==> flow/design.v (excerpt) <==
module MatrixMultUnit(
  input wire reset_n                      ,  
  input wire clk                          ,
  input wire dut_valid                    , 
  output wire dut_ready                   ,
  output wire                           dut__tb__sram_input_write_enable  ,
  output wire [16-1 : 0     ]   dut__tb__sram_input_write_address ,
  output wire [32-1 : 0     ]   dut__tb__sram_input_write_data    ,
  output reg  [16-1 : 0     ]   dut__tb__sram_input_read_address  , 
  input  wire [32-1 : 0     ]   tb__dut__sram_input_read_data     ,     
  output wire                           dut__tb__sram_weight_write_enable  ,
  output wire [16-1 : 0     ]   dut__tb__sram_weight_write_address ,
  output wire [32-1 : 0     ]   dut__tb__sram_weight_write_data    ,
  output reg  [16-1 : 0     ]   dut__tb__sram_weight_read_address  , 
  input  wire [32-1 : 0     ]   tb__dut__sram_weight_read_data     ,     
  output wire                           dut__tb__sram_result_write_enable  ,
  output reg  [16-1 : 0     ]   dut__tb__sram_result_write_address ,
  output wire [32-1 : 0     ]   dut__tb__sram_result_write_data    ,
  output reg  [16-1 : 0     ]   dut__tb__sram_result_read_address  , 
  input  wire [32-1 : 0     ]   tb__dut__sram_result_read_data     ,    
  output wire                           dut__tb__sram_scratchpad_write_enable  ,
  output reg  [16-1 : 0     ]   dut__tb__sram_scratchpad_write_address ,
  output wire [32-1 : 0     ]   dut__tb__sram_scratchpad_write_data    ,
  output reg  [16-1 : 0     ]   dut__tb__sram_scratchpad_read_address  , 
  input  wire [32-1 : 0     ]   tb__dut__sram_scratchpad_read_data  
);
Size: roughly 6700 cells after synthesis, ~410 flip-flops, ~390 I/O pins, ~0.055 sq mm of cells after synthesis.
==> flow/config.mk <==
export PLATFORM = sky130hd
export DESIGN_NAME = MatrixMultUnit
export DESIGN_NICKNAME = MatrixMultUnit
export VERILOG_FILES = /design/flow/design.v
export SDC_FILE = /design/flow/constraint.sdc
export NUM_CORES = 4
export LEC_CHECK = 0
export CAP_MARGIN = 15
export CORE_MARGIN = 2
export CORE_UTILIZATION = 71
export CTS_CLUSTER_SIZE = 41
export SETUP_SLACK_MARGIN = 0.81
export SLEW_MARGIN = 20
==> flow/constraint.sdc <==
create_clock -name core_clock -period 6.59 [get_ports {clk}]
set_input_delay 1.3180 -clock core_clock [delete_from_list [all_inputs] [get_ports {clk}]]
set_output_delay 1.3180 -clock core_clock [all_outputs]
set_load 0.01 [all_outputs]
run.sh (not shown) runs the stock make flow with config.mk's settings and CLKGATE_MAP_FILE=.
The baseline died in global routing (5_1_grt).
Change:
Settings changed: CAP_MARGIN 15 to 20, CORE_UTILIZATION 71 to 40, CTS_CLUSTER_SIZE 41 to not set, SETUP_SLACK_MARGIN 0.81 to not set.
Clock period 6.59 ns to 8.17 ns, I/O delays scaled along.
What happened:
- The new run passed the timing, DRC and antenna checks
- area after synthesis is unchanged
- die size increases by about 80%
- synthesized cell count is unchanged
Change:
Settings changed: ABC_AREA set to 1, CORE_UTILIZATION 40 to 19, SLEW_MARGIN 20 to 35.
Clock period 8.17 ns to 10.0 ns, I/O delays scaled along.
What happened: The new run went through all stages and came out clean. Register-to-register slack is better by 1.5 ns. Final cell count is higher by 42%. Utilization shrinks by 23 points.
Change:
Settings changed: ABC_AREA 1 to 0, CELL_PAD_IN_SITES_GLOBAL_PLACEMENT set to 2, CORE_ASPECT_RATIO set to 0.65, CORE_MARGIN 2 to 5, CORE_UTILIZATION 19 to 71, CTS_CLUSTER_DIAMETER set to 48, CTS_CLUSTER_SIZE set to 78, GPL_TIMING_DRIVEN set to 0, MAX_ROUTING_LAYER set to met4, SETUP_SLACK_MARGIN set to -0.08, SLEW_MARGIN 35 to 20.
Now the flow never finished: it broke off in global placement without I/O (3_1_place_gp_skip_io).
Synthesized cell count is lower by 18%.
Area after synthesis is lower by 4.2%.
Die area is lower by 73%.
Change:
Settings changed: ABC_AREA 0 to not set, CELL_PAD_IN_SITES_GLOBAL_PLACEMENT 2 to not set, CORE_ASPECT_RATIO 0.65 to not set, CORE_MARGIN 5 to 2, CORE_UTILIZATION 71 to 66, CTS_CLUSTER_DIAMETER 48 to 231, CTS_CLUSTER_SIZE 78 to not set, GPL_TIMING_DRIVEN 0 to not set, MAX_ROUTING_LAYER met4 to not set, SETUP_SLACK_MARGIN -0.08 to not set.
Clock period 10.0 ns to 6.7 ns, I/O delays scaled along.
Now the flow finished with negative setup slack left.
Area after synthesis is unchanged.
Die area grows by 2.9%.
Synthesized cell count stays the same.
Change:
Settings changed: CORE_UTILIZATION 66 to 40, CTS_CLUSTER_DIAMETER 231 to not set.
Clock period 6.7 ns to 10.0 ns, I/O delays scaled along.
With this change the flow completed without violations.
First-iteration DRC count decreases by about 23%.
Die size increases by about 64%.
Worst setup slack gains 2.3 ns.
Design area decreases by about 5%.
Synthesized area does not change.
Non-clock buffer count decreases by 350.
Global-route usage decreases by 16 points.

---

MatrixMultUnit again, from the RTL that the note above started with.
==> flow/design.v (excerpt) <==
module MatrixMultUnit(
  input wire reset_n                      ,  
  input wire clk                          ,
  input wire dut_valid                    , 
  output wire dut_ready                   ,
  output wire                           dut__tb__sram_input_write_enable  ,
  output wire [16-1 : 0     ]   dut__tb__sram_input_write_address ,
  output wire [32-1 : 0     ]   dut__tb__sram_input_write_data    ,
  output reg  [16-1 : 0     ]   dut__tb__sram_input_read_address  , 
  input  wire [32-1 : 0     ]   tb__dut__sram_input_read_data     ,     
  output wire                           dut__tb__sram_weight_write_enable  ,
  output wire [16-1 : 0     ]   dut__tb__sram_weight_write_address ,
  output wire [32-1 : 0     ]   dut__tb__sram_weight_write_data    ,
  output reg  [16-1 : 0     ]   dut__tb__sram_weight_read_address  , 
  input  wire [32-1 : 0     ]   tb__dut__sram_weight_read_data     ,     
  output wire                           dut__tb__sram_result_write_enable  ,
  ...
make LEC_CHECK=0 CAP_MARGIN=15 CORE_MARGIN=2 CORE_UTILIZATION=71 CTS_CLUSTER_SIZE=41 SETUP_SLACK_MARGIN=-0.42 SLEW_MARGIN=20 finish   # period 6.25 ns
The starting point failed in global routing.
Next try:
CAP_MARGIN = 20   (was 15)
CORE_UTILIZATION = 58   (was 71)
CTS_CLUSTER_SIZE = unset   (was 41)
SETUP_SLACK_MARGIN = unset   (was -0.42)
clock period = 6.65 ns   (was 6.25 ns; I/O delays follow)
The new run finished but failed the layout checks on setup timing.
Synthesized cell count is unchanged.
Area after synthesis is unchanged.
Die area grows by about a fifth.
